==> try-cedar <==
==> flow/design.v (excerpt) <==
module alu_top #(
    parameter A_WIDTH_TOP = 16,
    parameter B_WIDTH_TOP = 16
) (
    input   CLK,rst,
    input   [3 : 0] ALU_FUNC,
    input   [A_WIDTH_TOP - 1 : 0] A,
    input   [B_WIDTH_TOP - 1 : 0] B,
    output  [A_WIDTH_TOP + B_WIDTH_TOP - 1 : 0] Arith_OUT, Logic_OUT, CMP_OUT,Shift_OUT,
    output  Carry_OUT, Arith_Flag, Logic_Flag, CMP_Flag, Shift_Flag
);
clock: 178.0 ns
lec_check: 0
cap_margin: 20
core_aspect_ratio: 1.36
core_margin: 8
core_utilization: 40
gpl_timing_driven: 0
hold_slack_margin: 0.02
max_routing_layer: met4
min_routing_layer: met2
slew_margin: 20
tns_end_percent: 15
run.sh (not shown) runs the stock make flow with config.mk's settings and CLKGATE_MAP_FILE=.
==> try-pepper: changes against try-cedar <==
Settings changed: CORE_ASPECT_RATIO 1.36 to unset, CORE_MARGIN 8 to 2, CORE_UTILIZATION 40 to 65, GPL_TIMING_DRIVEN 0 to unset, HOLD_SLACK_MARGIN 0.02 to unset, MIN_ROUTING_LAYER met2 to unset, TNS_END_PERCENT 15 to unset.
==> flow/constraint.sdc (replaced) <==
create_clock -name core_clock -period 105.0 [get_ports {CLK}]
set_input_delay 21.0000 -clock core_clock [delete_from_list [all_inputs] [get_ports {CLK}]]
set_output_delay 21.0000 -clock core_clock [all_outputs]
set_load 0.01 [all_outputs]
==> try-violet: changes against try-cedar <==
Settings changed: CORE_ASPECT_RATIO 1.36 to unset, CORE_MARGIN 8 to 2, CORE_UTILIZATION 40 to 71, CTS_CLUSTER_DIAMETER set to 323, CTS_CLUSTER_SIZE set to 59, GPL_TIMING_DRIVEN 0 to unset, HOLD_SLACK_MARGIN 0.02 to unset, MIN_ROUTING_LAYER met2 to unset, PLACE_DENSITY set to 0.66, TNS_END_PERCENT 15 to unset.
==> flow/constraint.sdc (replaced) <==
create_clock -name core_clock -period 126.0 [get_ports {CLK}]
set_input_delay 25.2000 -clock core_clock [delete_from_list [all_inputs] [get_ports {CLK}]]
set_output_delay 25.2000 -clock core_clock [all_outputs]
set_load 0.01 [all_outputs]
==> flow_metrics.tcl <==
# place-and-route summary
set metrics [dict create \
    outcome "timing/DRC/antenna clean" \
    cp.arrival_ns 101.44 \
    min_from "U4.Shift_OUT[15]" \
    via_count 37900 \
    fillCellCount 4449 \
    grt_pass1_vias 35200 \
    dp_slack_ns -2.27 \
]
Source of the figures above: try-pepper

==> flow_metrics.tcl <==
# place-and-route summary
set metrics [dict create \
    fillCellCount 4073 \
    outcome "timing/DRC/antenna clean" \
    min_from "U4.Shift_OUT[5]" \
    via_count 36600 \
    cp.arrival_ns 119.01 \
]
Source of the figures above: try-violet

==> flow_metrics.tcl <==
# place-and-route summary
set metrics [dict create \
    fillCellCount 9257 \
    outcome "timing/DRC/antenna clean" \
    cp.arrival_ns 144.41 \
    min_from "U4.Shift_OUT[11]" \
    via_count 50700 \
    dp_slack_ns 36.81 \
]
Source of the figures above: try-cedar


========
==> inputs of run G <==
==> flow/design.v <==
module Decoder_Unit (
    input [1 : 0] DEC_ALU_FUNC,
    output reg DEC_Arith_Enable, DEC_Logic_Enable, DEC_CMP_Enable, DEC_Shift_Enable
);
always @(*) begin
    DEC_Arith_Enable = 1'b0;
    DEC_Logic_Enable = 1'b0;
    DEC_CMP_Enable   = 1'b0;
    DEC_Shift_Enable = 1'b0;
    case (DEC_ALU_FUNC)
        2'b00: DEC_Arith_Enable = 1'b1;
        2'b01: DEC_Logic_Enable = 1'b1;
        2'b10: DEC_CMP_Enable   = 1'b1;
        2'b11: DEC_Shift_Enable = 1'b1;
        default: begin
            DEC_Arith_Enable = 1'b0;
            DEC_Logic_Enable = 1'b0;
            DEC_CMP_Enable   = 1'b0;
            DEC_Shift_Enable = 1'b0; 
    end
    endcase
end
endmodule
module Arithmetic_Unit #(
    parameter A_WIDTH = 16,
    parameter B_WIDTH = 16
) (
    input clk,rst,
    input [A_WIDTH - 1 : 0] A,
    input [B_WIDTH - 1 : 0] B,
    input [1 : 0] Arith_ALU_FUNC,
    input Arith_Enable,
    output reg [A_WIDTH + B_WIDTH - 1 : 0] Arith_OUT,
    output reg Carry_OUT, Arith_Flag       
);
reg [A_WIDTH + B_WIDTH - 1 : 0] ADD_Signal;
always @(posedge clk or negedge rst) begin
    if(!rst) begin 
        Arith_OUT  <=  'b0;
        Carry_OUT  <= 1'b0; 
        Arith_Flag <= 1'b0; 
end
else begin
    Arith_Flag <= Arith_Enable;
    if(Arith_Enable) begin
        case (Arith_ALU_FUNC)
            2'b00: begin
                if (A_WIDTH >= B_WIDTH) begin
                    Arith_OUT <= A + B;
                    {Carry_OUT,ADD_Signal[A_WIDTH - 1 : 0]} <= A + B;
                end
                else begin
                    Arith_OUT <= A + B;
                    {Carry_OUT,ADD_Signal[B_WIDTH - 1 : 0]} <= A + B;
                end
            end
            2'b01: Arith_OUT <= A - B;
            2'b10: Arith_OUT <= A * B;
            2'b11: Arith_OUT <= (B == 0) ? 'b0 : A / B;
            default: begin
                Arith_OUT <=  'b0;
                Carry_OUT <= 1'b0; 
            end
        endcase 
    end
  end
end
endmodule
module Logic_Unit #(
    parameter A_WIDTH = 16,
    parameter B_WIDTH = 16
) (
    input clk,rst,
    input [A_WIDTH - 1 : 0] A,
    input [B_WIDTH - 1 : 0] B,
    input [1 : 0] Logic_ALU_FUNC,
    input Logic_Enable,
    output reg [A_WIDTH + B_WIDTH - 1 : 0] Logic_OUT,
    output reg Logic_Flag       
);
always @(posedge clk or negedge rst) begin
    if(!rst) begin
    Logic_OUT  <= 16'b0;
    Logic_Flag <= 1'b0;
end
else begin
    Logic_Flag <= Logic_Enable;
    if(Logic_Enable) begin
        case (Logic_ALU_FUNC)
            2'b00: Logic_OUT <=   A & B; 
            2'b01: Logic_OUT <=   A | B;
            2'b10: Logic_OUT <= ~(A & B);
            2'b11: Logic_OUT <= ~(A | B);
            default: begin
                Logic_OUT <= 16'b0;
            end
        endcase
    end
  end
end
endmodule
module CMP_Unit #(
    parameter A_WIDTH = 16,
    parameter B_WIDTH = 16
) (
    input clk,rst,
    input [A_WIDTH - 1 : 0] A,
    input [B_WIDTH - 1 : 0] B,    
    input [1 : 0] CMP_ALU_FUNC,
    input CMP_Enable,
    output reg [A_WIDTH + B_WIDTH - 1 : 0] CMP_OUT,
    output reg CMP_Flag       
);
always @(posedge clk or negedge rst) begin
    if(!rst) begin
       CMP_OUT  <= 16'b0;
       CMP_Flag <= 1'b0;
    end
    else begin
    CMP_Flag <= CMP_Enable;    
    if(CMP_Enable) begin
        case (CMP_ALU_FUNC)
            2'b00: CMP_OUT <= 16'b0; 
            2'b01: begin
                if( A == B)
                CMP_OUT <= 16'b1;
                else
                CMP_OUT <= 16'b0;
            end
            2'b10:begin
                if( A > B)
                CMP_OUT <= 16'b10;
                else
                CMP_OUT <= 16'b0;
            end
            2'b11:begin
                if( A < B)
                CMP_OUT <= 16'b11;
                else
                CMP_OUT <= 16'b0;
            end
            default: begin
                CMP_OUT <= 16'b0;
            end
        endcase
    end
  end
end
endmodule
module Shift_Unit #(
    parameter A_WIDTH = 16,
    parameter B_WIDTH = 16
) (
    input clk,rst,
    input [A_WIDTH - 1 : 0] A,
    input [B_WIDTH - 1 : 0] B,
    input [1 : 0] Shift_ALU_FUNC,
    input Shift_Enable,
    output reg [A_WIDTH + B_WIDTH - 1 : 0] Shift_OUT,
    output reg Shift_Flag       
);
always @(posedge clk or negedge rst) begin
  if(!rst) begin
    Shift_OUT  <= 16'b0;
    Shift_Flag <= 1'b0;
end
else begin
    Shift_Flag <= Shift_Enable;
    if(Shift_Enable) begin
        case (Shift_ALU_FUNC)
            2'b00: Shift_OUT <= A >> 1; 
            2'b01: Shift_OUT <= A << 1;
            2'b10: Shift_OUT <= B >> 1;
            2'b11: Shift_OUT <= B << 1;
            default: begin
                Shift_OUT <= 16'b0;
            end
        endcase
    end
  end
end
endmodule
module alu_top #(
    parameter A_WIDTH_TOP = 16,
    parameter B_WIDTH_TOP = 16
) (
    input   CLK,rst,
    input   [3 : 0] ALU_FUNC,
    input   [A_WIDTH_TOP - 1 : 0] A,
    input   [B_WIDTH_TOP - 1 : 0] B,
    output  [A_WIDTH_TOP + B_WIDTH_TOP - 1 : 0] Arith_OUT, Logic_OUT, CMP_OUT,Shift_OUT,
    output  Carry_OUT, Arith_Flag, Logic_Flag, CMP_Flag, Shift_Flag
);
wire Arith_EN, Logic_EN, CMP_EN, Shift_EN;
Decoder_Unit U0 (
    .DEC_ALU_FUNC(ALU_FUNC[3 : 2]),
    .DEC_Arith_Enable(Arith_EN),
    .DEC_Logic_Enable(Logic_EN),
    .DEC_CMP_Enable  (CMP_EN),
    .DEC_Shift_Enable(Shift_EN)
);
Arithmetic_Unit #(.A_WIDTH(A_WIDTH_TOP), .B_WIDTH(B_WIDTH_TOP)) U1 (
    .clk(CLK),
    .rst(rst),
    .A(A),
    .B(B),
    .Arith_ALU_FUNC(ALU_FUNC[1 : 0]),
    .Arith_Enable(Arith_EN),
    .Arith_OUT(Arith_OUT),
    .Carry_OUT(Carry_OUT),
    .Arith_Flag(Arith_Flag)
);
Logic_Unit #(.A_WIDTH(A_WIDTH_TOP), .B_WIDTH(B_WIDTH_TOP)) U2 (
    .clk(CLK),
    .rst(rst),
    .A(A),
    .B(B),
    .Logic_ALU_FUNC(ALU_FUNC[1 : 0]),
    .Logic_Enable(Logic_EN),
    .Logic_OUT(Logic_OUT),
    .Logic_Flag(Logic_Flag)
);
CMP_Unit #(.A_WIDTH(A_WIDTH_TOP), .B_WIDTH(B_WIDTH_TOP)) U3 (
    .clk(CLK),
    .rst(rst),
    .A(A),
    .B(B),
    .CMP_ALU_FUNC(ALU_FUNC[1 : 0]),
    .CMP_Enable(CMP_EN),
    .CMP_OUT(CMP_OUT),
    .CMP_Flag(CMP_Flag)
);
Shift_Unit #(.A_WIDTH(A_WIDTH_TOP), .B_WIDTH(B_WIDTH_TOP)) U4 (
    .clk(CLK),
    .rst(rst),
    .A(A),
    .B(B),
    .Shift_ALU_FUNC(ALU_FUNC[1 : 0]),
    .Shift_Enable(Shift_EN),
    .Shift_OUT(Shift_OUT),
    .Shift_Flag(Shift_Flag)
);
endmodule
==> flow/run.sh <==
#!/bin/bash
# the make line also repeats each setting of config.mk as NAME=value (left out here)
make -C /OpenROAD-flow-scripts/flow DESIGN_CONFIG=/design/flow/config.mk WORK_HOME=/design/flow/orfs CLKGATE_MAP_FILE= finish
==> flow/config.mk <==
export PLATFORM = sky130hd
export DESIGN_NAME = alu_top
export DESIGN_NICKNAME = alu_top
export VERILOG_FILES = /design/flow/design.v
export SDC_FILE = /design/flow/constraint.sdc
export NUM_CORES = 4
export LEC_CHECK = 0
export ABC_AREA = 1
export CAP_MARGIN = 20
export CORE_MARGIN = 2
export CORE_UTILIZATION = 67
export CTS_CLUSTER_DIAMETER = 284
export CTS_CLUSTER_SIZE = 100
export PLACE_DENSITY = 0.4
export SLEW_MARGIN = 20
export TNS_END_PERCENT = 5
==> flow/constraint.sdc <==
create_clock -name core_clock -period 92.9 [get_ports {CLK}]
set_input_delay 18.5800 -clock core_clock [delete_from_list [all_inputs] [get_ports {CLK}]]
set_output_delay 18.5800 -clock core_clock [all_outputs]
set_load 0.01 [all_outputs]
==> inputs of run C, as changes to run G <==
CORE_UTILIZATION = 72   (was 67)
CTS_CLUSTER_DIAMETER = not set   (was 284)
PLACE_DENSITY = not set   (was 0.4)
PLACE_DENSITY_LB_ADDON = 0.02   (was not set)
TNS_END_PERCENT = not set   (was 5)
==> flow/constraint.sdc (replaced) <==
create_clock -name core_clock -period 126.0 [get_ports {CLK}]
set_input_delay 25.2000 -clock core_clock [delete_from_list [all_inputs] [get_ports {CLK}]]
set_output_delay 25.2000 -clock core_clock [all_outputs]
set_load 0.01 [all_outputs]
==> inputs of run H, as changes to run G <==
ABC_AREA = not set   (was 1)
CORE_UTILIZATION = 72   (was 67)
CTS_CLUSTER_DIAMETER = 134   (was 284)
CTS_CLUSTER_SIZE = not set   (was 100)
MAX_ROUTING_LAYER = met4   (was not set)
PLACE_DENSITY = 0.67   (was 0.4)
SETUP_SLACK_MARGIN = 5.0   (was not set)
TNS_END_PERCENT = not set   (was 5)
==> flow/constraint.sdc (replaced) <==
create_clock -name core_clock -period 97.7 [get_ports {CLK}]
set_input_delay 19.5400 -clock core_clock [delete_from_list [all_inputs] [get_ports {CLK}]]
set_output_delay 19.5400 -clock core_clock [all_outputs]
set_load 0.01 [all_outputs]
==> comparison <==
- Run G completed with no timing, DRC or antenna violations. Run C finished with timing, DRC and antenna clean. Run H failed in 5_1_grt.
- Between run G and run C, the lower sequential share of layout area is in run G (gap 0.69 points).
- Against run G, the die area of run H is lower by about 10%.
- Register-to-register slack: run G is worse than run C (33000 ps).
- Of run C and run H, run C has the higher synthesized cell count (gap about 20%, measured against run H).
- Of run H and run C, run C has the higher area after synthesis (gap 3.0%, measured against run C).
- In run C the critical path depth is higher than in run G, by 6.
- In count of clock-buffer cells in the layout, run C and run G do not differ.
- Between run G and run C, the lower setup slack is in run G (gap 8900 ps).
- Against run C, the first-iteration DRC count of run G is larger by 29%.
- In flip-flop count, run C and run G do not differ.
- In run G the routed wire length is larger than in run C, by about 20%.
